==> exp/zinc <==
==> flow/design.v (excerpt) <==
module mips_core (
	input         clk,
	input         rst,
	output [31:0] imem_addr,
	input  [31:0] imem_rdata,
	output [31:0] dmem_addr,
	output [31:0] dmem_wdata,
	output [3:0]  dmem_wmask,
	output        dmem_we,
	input  [31:0] dmem_rdata,
	output        wb_en,
	output [4:0]  wb_reg,
	output [31:0] wb_data
);
export LEC_CHECK = 0
export ABC_AREA = 0
export CAP_MARGIN = 5
export CELL_PAD_IN_SITES_DETAIL_PLACEMENT = 2
export CELL_PAD_IN_SITES_GLOBAL_PLACEMENT = 3
export CORE_MARGIN = 2
export CORE_UTILIZATION = 40
export CTS_CLUSTER_SIZE = 37
export GPL_TIMING_DRIVEN = 0
export MAX_ROUTING_LAYER = met4
export SLEW_MARGIN = 20
create_clock -name core_clock -period 12.0 [get_ports {clk}]
run.sh (not shown) runs the stock make flow with config.mk's settings and CLKGATE_MAP_FILE=.
==> inputs of exp/yarrow, as changes to exp/zinc <==
Settings changed: ABC_AREA 0 to default, CAP_MARGIN 5 to 20, CELL_PAD_IN_SITES_DETAIL_PLACEMENT 2 to 0, CELL_PAD_IN_SITES_GLOBAL_PLACEMENT 3 to default, CORE_UTILIZATION 40 to 72, CTS_CLUSTER_SIZE 37 to 75, GPL_ROUTABILITY_DRIVEN from default to 1, GPL_TIMING_DRIVEN 0 to default, HOLD_SLACK_MARGIN from default to -0.07, MAX_ROUTING_LAYER met4 to default, MIN_ROUTING_LAYER from default to met1, PLACE_DENSITY from default to 0.35, SETUP_SLACK_MARGIN from default to -0.07, SLEW_MARGIN 20 to 25.
==> flow/constraint.sdc (replaced) <==
create_clock -name core_clock -period 4.22 [get_ports {clk}]
set_input_delay 0.8440 -clock core_clock [delete_from_list [all_inputs] [get_ports {clk}]]
set_output_delay 0.8440 -clock core_clock [all_outputs]
set_load 0.01 [all_outputs]
==> results <==
quantity	exp/zinc	exp/yarrow
Status	did not finish	did not finish
Failing step	global routing	clock tree synthesis
Site Rows	146	108
IO buf count	194	203
Detailed placer's ending HPWL	329000 um	226000 um
Worst slack at placement	-4.10 ns	-3.91 ns
Ys flops	1024	1024
Area leader share	46.9%	46.9%
Cell Area, Placed	71600 sq um	78400 sq um
Area inside the core boundary	158000 sq um	87000 sq um
Height of the die	402 um	301 um
Synthesized netlist cell count	5338	5338
Final GP Congestion	1.08	1.48
Number of placed cells counting well taps	7741	7778
Synth area leader	sky130_fd_sc_hd__edfxtp_1	sky130_fd_sc_hd__edfxtp_1
Die W	402 um	301 um
Floorplan core density	40.2%	72.9%
Fraction of the mapped netlist area in simple logic gates	8.54%	8.54%
Proportion of synthesized flip-flops having asynchronous set or reset	0%	0%
Multiplexer share of the synthesized area	18.2%	18.2%
Post-Synthesis Cell Area	63500 sq um	63500 sq um
Chip Footprint	162000 sq um	90600 sq um
Synth Net Count	5534	5534
Chip area estimate from yosys synthesis	63500 sq um	63500 sq um
Post-synth top flop	sky130_fd_sc_hd__edfxtp_1	sky130_fd_sc_hd__edfxtp_1

========
==> trial 87 <==
==> flow/design.v <==
module ALU (result, read_data_1, read_data_2, shmat, opcode, functioncode);
	input [31:0] read_data_1;
	input [31:0] read_data_2;
	input [4:0] shmat;
	input [5:0] opcode;
	input [5:0] functioncode;
	output reg [31:0] result;
	always @(*)
		begin
		result = 32'b0;
		if(opcode==6'b001000)						 
			result=read_data_1+read_data_2;
		else if(opcode==6'b001001)					 
			result=read_data_1+read_data_2;
		else if(opcode==6'b001100)					 
			result=read_data_1&read_data_2;
		else if(opcode==6'b001101)					 
			result=read_data_1|read_data_2;
		else if(opcode==6'b001010)					 
			result=($signed(read_data_1)<$signed(read_data_2)) ? 32'b1 : 32'b0;
		else if(opcode==6'b001011)					 
			result=(read_data_1<read_data_2) ? 32'b1 : 32'b0;
		else if(opcode==6'b100100 |opcode==6'b100101 |opcode==6'b110000 | opcode==6'b100011  
		| opcode==6'b101000 | opcode==6'b111000 | opcode==6'b101001 | opcode==6'b101011)	 
			result=read_data_1+read_data_2;
		else if(opcode==6'b000000)					 
			begin
			if(functioncode==6'b100000)  
				result=read_data_1+read_data_2;
			else if(functioncode==6'b100001)  
				result=read_data_1+read_data_2;
			else if(functioncode==6'b100100)  
				result=read_data_1 & read_data_2;
			else if(functioncode==6'b100101)  
				result=read_data_1 | read_data_2;
			else if(functioncode==6'b100111)  
				result=~(read_data_1 | read_data_2);
			else if(functioncode==6'b000000)  
				result=read_data_2 << shmat;
			else if(functioncode==6'b101010)  
				result=($signed(read_data_1)<$signed(read_data_2)) ? 32'b1 : 32'b0;
			else if(functioncode==6'b101011)	 
				result=(read_data_1<read_data_2) ? 32'b1 : 32'b0;
			else if(functioncode==6'b000011)	 
				result= $signed(read_data_2) >>> shmat;
			else if(functioncode==6'b000010)  
				result= read_data_2 >> shmat;
			else if(functioncode==6'b100010)  
				result=read_data_1-read_data_2;
			else if(functioncode==6'b100011)  
				result= read_data_1-read_data_2;
			end
		end
endmodule
module mips_registers ( read_data_1, read_data_2, write_data, read_reg_1, read_reg_2, write_reg, signal_reg_write, clk );
	output [31:0] read_data_1, read_data_2;
	input [31:0] write_data;
	input [4:0] read_reg_1, read_reg_2, write_reg;
	input signal_reg_write, clk;
	reg [31:0] registers [31:1];
	always @(posedge clk)
		if (signal_reg_write && write_reg != 5'd0)
			registers[write_reg] <= write_data;
	assign read_data_1 = (read_reg_1 == 5'd0) ? 32'b0 : registers[read_reg_1];
	assign read_data_2 = (read_reg_2 == 5'd0) ? 32'b0 : registers[read_reg_2];
endmodule
module mips_core (
	input         clk,
	input         rst,
	output [31:0] imem_addr,
	input  [31:0] imem_rdata,
	output [31:0] dmem_addr,
	output [31:0] dmem_wdata,
	output [3:0]  dmem_wmask,
	output        dmem_we,
	input  [31:0] dmem_rdata,
	output        wb_en,
	output [4:0]  wb_reg,
	output [31:0] wb_data
);
reg [31:0] PC;
wire [31:0] instruction = imem_rdata;
wire [31:0] read_data_1;
wire [31:0] read_data_2;
wire [31:0] ALU_result;
reg [31:0] ALU_mux;
reg [4:0] REG_dst_mux;
reg [31:0] REG_write_mux;
reg [31:0] MEM_result;
reg write_reg_signal;
reg write_mem_signal;
reg [3:0] mem_mask;
reg [31:0] next_PC;
wire [5:0] opcode = instruction[31:26];
wire [4:0] rs = instruction[25:21];
wire [4:0] rt = instruction[20:16];
wire [4:0] rd = instruction[15:11];
wire [4:0] shmat = instruction[10:6];
wire [5:0] functioncode = instruction[5:0];
wire [15:0] imm = instruction[15:0];
wire [25:0] adress = instruction[25:0];
wire [31:0] PC_plus4 = PC + 32'd4;
wire [31:0] branchadress = {{14{imm[15]}}, imm, 2'b00};
wire [31:0] jumpadress = {PC[31:28], adress, 2'b00};
mips_registers regblock(read_data_1, read_data_2, REG_write_mux, rs, rt, REG_dst_mux, write_reg_signal, clk);
ALU ALUblock(ALU_result, read_data_1, ALU_mux, shmat, opcode, functioncode);
always @(*)
begin
	REG_dst_mux = rt;
	write_reg_signal = 1'b1;
	write_mem_signal = 1'b0;
	mem_mask = 4'b1111;
	ALU_mux = read_data_2;
	REG_write_mux = ALU_result;
	next_PC = PC_plus4;
	if (opcode==6'b100100)           
		MEM_result = {24'b0, dmem_rdata[7:0]};
	else if (opcode==6'b100101)      
		MEM_result = {16'b0, dmem_rdata[15:0]};
	else                             
		MEM_result = dmem_rdata;
	if (opcode==6'b000000)           
		begin
		REG_dst_mux = rd;
		if (functioncode==6'b001000)   
			begin
			write_reg_signal = 1'b0;
			next_PC = read_data_1;
			end
		end
	else                             
		begin
		if (opcode==6'b000011)         
			REG_dst_mux = 5'b11111;
		if (opcode==6'b101000 | opcode==6'b101001 | opcode==6'b111000 | opcode==6'b101011)  
			begin
			write_mem_signal = 1'b1;
			write_reg_signal = 1'b0;
			if (opcode==6'b101000)       
				mem_mask = 4'b0001;
			else if (opcode==6'b101001)  
				mem_mask = 4'b0011;
			end
		else if (opcode==6'b000100 | opcode==6'b000101 | opcode==6'b000010)  
			write_reg_signal = 1'b0;
		if (opcode!=6'b001100 && opcode!=6'b001101)
			ALU_mux = {{16{imm[15]}}, imm};
		else
			ALU_mux = {16'b0, imm};
		if (opcode==6'b000011)         
			REG_write_mux = PC + 32'd8;
		else if (opcode==6'b100011 | opcode==6'b100100 | opcode==6'b100101 | opcode==6'b110000)  
			REG_write_mux = MEM_result;
		else if (opcode==6'b001111)    
			REG_write_mux = {imm, 16'b0};
		if (opcode==6'b000100 && read_data_1==read_data_2)        
			next_PC = PC_plus4 + branchadress;
		else if (opcode==6'b000101 && read_data_1!=read_data_2)   
			next_PC = PC_plus4 + branchadress;
		else if (opcode==6'b000010 | opcode==6'b000011)          
			next_PC = jumpadress;
		end
end
always @(posedge clk)
	if (rst)
		PC <= 32'b0;
	else
		PC <= next_PC;
assign imem_addr  = PC;
assign dmem_addr  = ALU_result;
assign dmem_wdata = read_data_2;
assign dmem_wmask = mem_mask;
assign dmem_we    = write_mem_signal;
assign wb_en      = write_reg_signal && (REG_dst_mux != 5'd0);
assign wb_reg     = REG_dst_mux;
assign wb_data    = REG_write_mux;
endmodule
==> flow/run.sh <==
#!/bin/bash
# the make line also repeats each setting of config.mk as NAME=value (left out here)
make -C /OpenROAD-flow-scripts/flow DESIGN_CONFIG=/design/flow/config.mk WORK_HOME=/design/flow/orfs CLKGATE_MAP_FILE= finish
==> flow/config.mk <==
export PLATFORM = sky130hd
export DESIGN_NAME = mips_core
export DESIGN_NICKNAME = mips_core
export VERILOG_FILES = /design/flow/design.v
export SDC_FILE = /design/flow/constraint.sdc
export NUM_CORES = 4
export LEC_CHECK = 0
export CAP_MARGIN = 20
export CORE_MARGIN = 2
export CORE_UTILIZATION = 57
export CTS_CLUSTER_DIAMETER = 28
export MAX_ROUTING_LAYER = met4
export PLACE_DENSITY = 0.6
export SETUP_SLACK_MARGIN = 0.2
export SLEW_MARGIN = 20
export TNS_END_PERCENT = 50
==> flow/constraint.sdc <==
create_clock -name core_clock -period 6.56 [get_ports {clk}]
set_input_delay 1.3120 -clock core_clock [delete_from_list [all_inputs] [get_ports {clk}]]
set_output_delay 1.3120 -clock core_clock [all_outputs]
set_load 0.01 [all_outputs]
==> trial 50 (differences from trial 87) <==
CAP_MARGIN = 0   (was 20)
CELL_PAD_IN_SITES_GLOBAL_PLACEMENT = 1   (was not set)
CORE_UTILIZATION = 40   (was 57)
CTS_CLUSTER_DIAMETER = not set   (was 28)
HOLD_SLACK_MARGIN = 0.02   (was not set)
MAX_ROUTING_LAYER = not set   (was met4)
TNS_END_PERCENT = not set   (was 50)
==> flow/constraint.sdc (replaced) <==
create_clock -name core_clock -period 12.0 [get_ports {clk}]
set_input_delay 2.4000 -clock core_clock [delete_from_list [all_inputs] [get_ports {clk}]]
set_output_delay 2.4000 -clock core_clock [all_outputs]
set_load 0.01 [all_outputs]
==> build 64 (differences from trial 87) <==
ABC_AREA = 0   (was not set)
CAP_MARGIN = 40   (was 20)
CELL_PAD_IN_SITES_DETAIL_PLACEMENT = 0   (was not set)
CELL_PAD_IN_SITES_GLOBAL_PLACEMENT = 3   (was not set)
CORE_MARGIN = 3   (was 2)
CORE_UTILIZATION = 40   (was 57)
CTS_CLUSTER_DIAMETER = 62   (was 28)
CTS_CLUSTER_SIZE = 78   (was not set)
GPL_TIMING_DRIVEN = 0   (was not set)
MIN_ROUTING_LAYER = met2   (was not set)
PLACE_DENSITY = not set   (was 0.6)
SETUP_SLACK_MARGIN = not set   (was 0.2)
TNS_END_PERCENT = not set   (was 50)
==> flow/constraint.sdc (replaced) <==
create_clock -name core_clock -period 12.9 [get_ports {clk}]
set_input_delay 2.5800 -clock core_clock [delete_from_list [all_inputs] [get_ports {clk}]]
set_output_delay 2.5800 -clock core_clock [all_outputs]
set_load 0.01 [all_outputs]
==> comparison <==
Trial 87 ended with an error in global routing with GRT-0116. Trial 50 ran to the end with no violations. Build 64 died in global routing (GRT-0116). Die area: build 64 > trial 50 > trial 87. Synthesized cell count is the same in trial 50 and build 64. Synthesized area is the same in trial 87 and build 64.

========
==> v32: inputs <==
Starts from the design.v that is shown in full above.
make LEC_CHECK=0 CAP_MARGIN=20 CORE_MARGIN=2 CORE_UTILIZATION=57 CTS_CLUSTER_DIAMETER=29 PLACE_DENSITY=0.6 SETUP_SLACK_MARGIN=1.09 SLEW_MARGIN=20 TNS_END_PERCENT=50 finish   # period 6.56 ns
==> v2: changes against v32 <==
Settings changed: CTS_CLUSTER_DIAMETER 29 to 335, HOLD_SLACK_MARGIN from default to -0.08, SETUP_SLACK_MARGIN 1.09 to 1.2, SLEW_MARGIN 20 to 35.
==> impl_metrics.prom <==
# HELP chip_impl_metric Synthesis and place-and-route metrics
# TYPE chip_impl_metric gauge
chip_impl_info{name="run_status",value="failed layout checks"} 1
chip_impl_info{name="layout.failed_checks",value="negative setup slack"} 1
chip_impl_metric{name="post_dp_cell_area",unit="sq mm"} 0.07784
chip_impl_metric{name="placement.setup.worst_slack",unit="ns"} -2.357
chip_impl_metric{name="timing.final.ws_setup",unit="ns"} -1.639
chip_impl_metric{name="cts_setup_buffers",unit=""} 117
chip_impl_metric{name="cts_resized",unit=""} 714
chip_impl_metric{name="setup_violations_final",unit=""} 212
-- figures above: v2

==> impl_metrics.prom <==
# HELP chip_impl_metric Physical implementation figures
# TYPE chip_impl_metric gauge
chip_impl_metric{name="placement.setup.worst_slack",unit="ns"} -2.427
chip_impl_metric{name="post_dp_cell_area",unit="sq mm"} 0.07782
chip_impl_info{name="run_status",value="aborted with a tool error"} 1
chip_impl_metric{name="edf_count",unit=""} 992
chip_impl_metric{name="grtUsageMet3",unit="%"} 56.93
chip_impl_metric{name="cts_resized",unit=""} 844
chip_impl_metric{name="cts_setup_buffers",unit=""} 161
chip_impl_info{name="firstError",value="[ERROR GRT-0232] Routing congestion too high. Check the congestion heatmap in the GUI."} 1
chip_impl_metric{name="ys.warnings.count",unit=""} 3
chip_impl_metric{name="track_usage",unit="%"} 74.18
chip_impl_metric{name="post_synth_fa_ha_maj_area_fraction",unit="%"} 2.598
chip_impl_info{name="stop_stage",value="global routing (5_1_grt)"} 1
chip_impl_metric{name="grt_use_met1",unit="%"} 75.38
-- figures above: v32


========
==> amber: inputs <==
RTL: the design.v shown in full above, as it stands there.
Settings: LEC_CHECK=0, CAP_MARGIN=20, CORE_MARGIN=2, CORE_UTILIZATION=54, PLACE_DENSITY=0.6, SETUP_SLACK_MARGIN=0.2, SLEW_MARGIN=20; clock period 11.8 ns.
==> cedar (differences from amber) <==
Settings changed: CELL_PAD_IN_SITES_DETAIL_PLACEMENT set to 0, CORE_UTILIZATION 54 to 51, GPL_ROUTABILITY_DRIVEN set to 1, HOLD_SLACK_MARGIN set to -0.04, MIN_ROUTING_LAYER set to met1, PLACE_DENSITY 0.6 to not set, SETUP_SLACK_MARGIN 0.2 to 1.38, SLEW_MARGIN 20 to 25.
==> flow/constraint.sdc (replaced) <==
create_clock -name core_clock -period 7.03 [get_ports {clk}]
set_input_delay 1.4060 -clock core_clock [delete_from_list [all_inputs] [get_ports {clk}]]
set_output_delay 1.4060 -clock core_clock [all_outputs]
set_load 0.01 [all_outputs]
==> maple (differences from amber) <==
Settings changed: CORE_UTILIZATION 54 to 45.
==> flow/constraint.sdc (replaced) <==
create_clock -name core_clock -period 7.21 [get_ports {clk}]
set_input_delay 1.4420 -clock core_clock [delete_from_list [all_inputs] [get_ports {clk}]]
set_output_delay 1.4420 -clock core_clock [all_outputs]
set_load 0.01 [all_outputs]
==> notes <==
maple produced a layout that fails on setup timing. cedar failed in global routing, error ODB-0269. amber completed without violations.
Between maple and amber, the lower clock skew is in amber (gap 0.0073 ns).
Against amber, the clock power of maple is higher by 64%.
Against amber, the power of maple is larger by about 80%.
Synthesized cell count is the same in amber and maple.
Power and IR drop assume default switching activity.
